// ULA_LCD
module ULA_LCD(clk, rst, rs, rw, en, dados, SOMA, SUBT, MULT, IGUAL, A, B, sinalA, sinalB);
	input [7:0] A;
	input [7:0] B;
	input sinalA;
	input sinalB;
	input SOMA;
	input SUBT;
	input MULT;
	input IGUAL;
	output en;
	output rw;
	output rs;
	output [7:0] dados;
	input clk;
	input rst;
	reg rs;
	reg rw;
	reg en;
	reg [7:0] dados;
	reg [21:0] c45;
	reg [21:0] c5;
	reg [21:0] c25;
	integer c1;
	reg flag45;
	reg flag5;
	reg flag2meio;
	reg [9:0] est2;
	reg flagbt1;
	reg flagbt2;
	reg flagbt3;
	reg flagbt4;
	reg flag_rst;
	reg [31:0] estado;
	reg subest;
	reg [5:0] charPos;
	reg [1:0] operacao;
	reg menos;
	reg [7:0] Alinha;
	reg [7:0] Blinha;
	reg menosA;
	reg menosB;
	reg menosR;
	parameter T45 = 2250, T5 = 250, T25 = 125;
	parameter clear = 1, opSOMA=1, opSUBT=2, opMULT=3, opIGUAL=4, skipLn=192, WAIT=10, WRITE=11, DEFAULT=6;
	reg [21:0] n45, n5, n25;
	reg nf45, nf5, nf25;
	always @(posedge clk) begin
		n45 = c45; n5 = c5; n25 = c25;
		nf45 = flag45; nf5 = flag5; nf25 = flag2meio;
    	if(flag_rst) begin
        	n45 = 0;
        	n25 = 0;
        	n5 = 0;
        	nf5 = 0;
        	nf45 = 0;
        	nf25 = 0;
    	end
    	if(n45 == T45) begin
            	n45 = 0;
            	nf45 = 1;
    	end
    	else if (n45 < T45) begin
        	n45 = n45+1;
    	end
    	if(n5 == T5) begin
        	n5 = 0;
        	nf5 = 1;
    	end
    	else if (n5 < T5) begin
        	n5 = n5 + 1;
    	end
    	if(n25 == T25) begin
			n25 = 0;
			nf25 = 1;
		end
		else if(n25 < T25) begin
			n25 = n25 + 1;
		end
		if(rst) begin
			c45 <= 0; c5 <= 0; c25 <= 0;
			flag45 <= 0; flag5 <= 0; flag2meio <= 0;
		end
		else begin
			c45 <= n45; c5 <= n5; c25 <= n25;
			flag45 <= nf45; flag5 <= nf5; flag2meio <= nf25;
		end
	end
	always @(posedge clk) begin
	if(rst) begin
		rs <= 0;
		rw <= 0;
		en <= 0;
		dados <= 0;
		c1 = 0;
		est2 <= 0;
		flagbt1 = 0;
		flagbt2 = 0;
		flagbt3 = 0;
		flagbt4 = 0;
		flag_rst <= 0;
		estado <= 0;
		subest = 0;
		charPos <= 0;
		operacao = 0;
		menos = 0;
		Alinha = 0;
		Blinha = 0;
		menosA <= 0;
		menosB <= 0;
	end
  ...
Settings: LEC_CHECK=0, CAP_MARGIN=5, CELL_PAD_IN_SITES_DETAIL_PLACEMENT=1, CELL_PAD_IN_SITES_GLOBAL_PLACEMENT=2, CORE_ASPECT_RATIO=1.88, CORE_MARGIN=2, CORE_UTILIZATION=28, MAX_ROUTING_LAYER=met5, MIN_ROUTING_LAYER=met1, PLACE_DENSITY_LB_ADDON=0.09, SETUP_SLACK_MARGIN=5.0, SLEW_MARGIN=5; clock period 178.0 ns.
run.sh (not shown) runs the stock make flow with config.mk's settings and CLKGATE_MAP_FILE=.
The starting point finished clean.
Edit:
- CAP_MARGIN: 5 -> 20
- CELL_PAD_IN_SITES_DETAIL_PLACEMENT: 1 -> not set
- CELL_PAD_IN_SITES_GLOBAL_PLACEMENT: 2 -> not set
- CORE_ASPECT_RATIO: 1.88 -> not set
- CORE_UTILIZATION: 28 -> 46
- MAX_ROUTING_LAYER: met5 -> not set
- MIN_ROUTING_LAYER: met1 -> not set
- PLACE_DENSITY_LB_ADDON: 0.09 -> not set
- SETUP_SLACK_MARGIN: 5.0 -> not set
- SLEW_MARGIN: 5 -> 20
- clock period: 178.0 -> 114.0 ns (I/O delays scaled with it)
Worst setup slack is worse by 42 ns.
Clock-buffer cell count came out lower by 1.
Register-to-register slack got worse by 55 ns.
Design area drops by 1.7%.
Via count came out lower by about 0.35%.
Hold slack barely changes.
Utilization increases by 19 points.
Edit:
- CORE_UTILIZATION: 46 -> 57
- clock period: 114.0 -> 95.6 ns (I/O delays scaled with it)
Effect: The changed run finished clean; final cell count barely changes; core utilization grows by 15 points; count of clock-buffer cells in the layout drops by 11; non-clock buffer count goes up by 347.
Edit:
- CORE_UTILIZATION: 57 -> 71
- clock period: 95.6 -> 126.0 ns (I/O delays scaled with it)
What happened: Die size goes down by 19%; routed wire length shrinks by 5.5%; setup slack gets better by 5.0 ns.

P:
ULA_LCD again, from the RTL that the note above started with.
make LEC_CHECK=0 CAP_MARGIN=25 CELL_PAD_IN_SITES_DETAIL_PLACEMENT=1 CELL_PAD_IN_SITES_GLOBAL_PLACEMENT=1 CORE_ASPECT_RATIO=0.53 CORE_MARGIN=8 CORE_UTILIZATION=52 GPL_ROUTABILITY_DRIVEN=1 GPL_TIMING_DRIVEN=1 HOLD_SLACK_MARGIN=0.12 MAX_ROUTING_LAYER=met4 SETUP_SLACK_MARGIN=5.0 SLEW_MARGIN=10 TNS_END_PERCENT=100 finish   # period 173.0 ns
Looking at the reports, P completed the entire flow and the layout it produced met the timing, design-rule and antenna checks.
For Q, these inputs were changed with respect to P:
Settings: clearing HOLD_SLACK_MARGIN, which used to be 0.12; swapping 25 for 20 in CAP_MARGIN; clearing SETUP_SLACK_MARGIN, which used to be 5.0; swapping 8 for 2 in CORE_MARGIN; clearing CELL_PAD_IN_SITES_GLOBAL_PLACEMENT, which used to be 1; clearing CORE_ASPECT_RATIO, which used to be 0.53; clearing MAX_ROUTING_LAYER, which used to be met4; clearing CELL_PAD_IN_SITES_DETAIL_PLACEMENT, which used to be 1; swapping 52 for 13 in CORE_UTILIZATION; clearing GPL_ROUTABILITY_DRIVEN, which used to be 1; clearing GPL_TIMING_DRIVEN, which used to be 1; swapping 10 for 20 in SLEW_MARGIN; clearing TNS_END_PERCENT, which used to be 100; swapping 173.0 for 126.0 in the clock period (ns, I/O delays scaled along).
==> comparison <==
- Q closes out successfully: all stages finished, all timing, DRC and antenna checks passed.
- Run comparison: Q endpoint of the most critical setup path dados[5]; P endpoint of the most critical setup path dados[6]
- [compare] base=P new=Q: via count of the routed design shrank by 4532, final core area utilization shrank by 39 points, overall die area moved up.
The following lists how R was set up differently from Q:
Settings: MAX_ROUTING_LAYER newly set to met4; CORE_UTILIZATION changed from 13 to 65; the clock period (ns, I/O delays scaled along) changed from 126.0 to 90.9.
Findings:
- The sole clean run among R and Q is Q.
- Completing all stages was not enough for R: its layout failed the final checks because of negative setup slack.
- From Q to R the numbers moved as follows: fraction of cell area in non-clock buffers went up 6.3 points, endpoint required time on the critical path lost 35.10 ns, core utilization climbed 60 points, sequential share of layout area shows no meaningful change, number of clock buffers in the layout down 10.
- Area occupied by multi-input gates came out higher on R than on Q.
- The uppermost metal layer occupied by signal nets comes out met5 in one run and met4 in the other, namely in Q and R respectively.
- As far as flip-flop count is concerned, R and Q perform about the same.
- Critical path's largest stage delay, R and Q: smaller value in R
- For maximum number of pins on one net before global-route repair, dividing the value from R by the value from Q gives 0.843.
Setup changes, R to S
Settings: MAX_ROUTING_LAYER no longer set, was met4; CORE_UTILIZATION now 40, was 65; the clock period (ns, I/O delays scaled along) now 120.0, was 90.9.
--- outcome ---
- S | status: complete | timing, DRC, antenna: pass
- Summary of S over R: total detailed-routing wirelength now smaller, count of filler cells inserted in the layout now larger, setup TNS now larger.
- The design area of S is lower than that of R.
- Taking R as the reference, in S setup slack of the critical path after layout went up by 9.64 ns, number of buffer and inverter instances along the worst setup path went down by 11%, count of non-filler cells in the finished layout went up by about 3%.
- Measured against each other, R and S differ in sequential share of layout area, the lower figure coming from R.

ULA_LCD again, from the RTL that the note above started with.
Design ULA_LCD, start of the top module:
module ULA_LCD(clk, rst, rs, rw, en, dados, SOMA, SUBT, MULT, IGUAL, A, B, sinalA, sinalB);
export LEC_CHECK = 0
export ABC_AREA = 1
export CAP_MARGIN = 20
export CORE_MARGIN = 2
export CORE_UTILIZATION = 72
export CTS_CLUSTER_DIAMETER = 207
export CTS_CLUSTER_SIZE = 32
export MAX_ROUTING_LAYER = met4
export SLEW_MARGIN = 20
create_clock -name core_clock -period 69.5 [get_ports {clk}]
The starting point stopped in global routing.
Next try:
- CORE_UTILIZATION: 72 -> 71
- CTS_CLUSTER_DIAMETER: 207 -> not set
- CTS_CLUSTER_SIZE: 32 -> not set
- MAX_ROUTING_LAYER: met4 -> not set
- clock period: 69.5 -> 79.4 ns (I/O delays scaled with it)
This time the run produced a clean layout.
Synthesized cell count does not change.
Die area climbs by 1.4%.
Area after synthesis is unchanged.
Next try:
- CAP_MARGIN: 20 -> 15
- MAX_ROUTING_LAYER: not set -> met4
- clock period: 79.4 -> 63.4 ns (I/O delays scaled with it)
Result:
- Now the flow failed in global routing, error GRT-0116
- synthesized area does not change
- synthesized cell count stays the same
- die size is unchanged
Next try:
- CORE_ASPECT_RATIO: not set -> 1.33
- CORE_UTILIZATION: 71 -> 70
- TNS_END_PERCENT: not set -> 5
- clock period: 63.4 -> 69.1 ns (I/O delays scaled with it)
Result: With this change the flow finished but fails on negative setup slack. Die size climbs by about 1.4%. Area after synthesis stays the same. Synthesized cell count does not change.

run A:
Starting RTL as in the previous note.
Settings: LEC_CHECK=0, CAP_MARGIN=5, CORE_MARGIN=2, CORE_UTILIZATION=72, CTS_CLUSTER_DIAMETER=42, CTS_CLUSTER_SIZE=55, MAX_ROUTING_LAYER=met4, SLEW_MARGIN=20; clock period 75.7 ns.
Seen in the log of run A: GRT-0116 during global routing (5_1_grt), after which the run never completed.
Relative to run A, the following input files were edited for run B:
- CAP_MARGIN changed from 5 to 20
- MAX_ROUTING_LAYER removed (was met4)
- CTS_CLUSTER_SIZE removed (was 55)
- ABC_AREA newly set to 1
- CTS_CLUSTER_DIAMETER removed (was 42)
- the clock period (ns, I/O delays scaled along) changed from 75.7 to 126.0
### Flow results
Summary: area after synthesis, run B worse than run A. Run B vs run A, weighted congestion reported at the end of routability-driven placement went down by about 0.9%. Going from run A to run B, chip width grew by a few percent. Re number of cells produced by synthesis: run B is about 40% up on run A. Compared to run A, run B was floorplanned on a bigger die. Run B finished every step from synthesis to the final layout, and the layout passed the timing, design-rule and antenna checks.
Inputs modified between run B and run C:
- a change of CORE_UTILIZATION from 72 to 71
- a change of the clock period (ns, I/O delays scaled along) from 126.0 to 106.0
--- outcome ---
Run C closes out successfully: all stages finished, all timing, DRC and antenna checks passed.
Run B reached the end of the flow, and the finished layout is clean on the timing, design-rule and antenna checks.
Going from run B to run C, count of standard-cell rows up 1; area after detailed placement flat.
From run B to run C the numbers moved as follows: met2 wire length has increased, final standard cell count with taps included and fillers excluded now sits at about the same level, TritonCTS buffer count rose by 4.8%, worst setup slack fell 16.81 ns, met2 layer usage reported by global route higher.
The synthesized cell count was comparable across run C and run B.
Lower ratio of final minimum period to clock period goes to run B over run C.
What run D does differently from run C at the input level:
- changing CORE_UTILIZATION from 71 to 40
- removing ABC_AREA (formerly 1)
- changing the clock period (ns, I/O delays scaled along) from 106.0 to 114.0
### Flow results
For area after synthesis, dividing the value from run D by the value from run C gives 0.893. Run C → run D: first-pass GRT wire length went down; count of buffering cells on the critical path with inverters included went down; met2 track demand over resource went down.
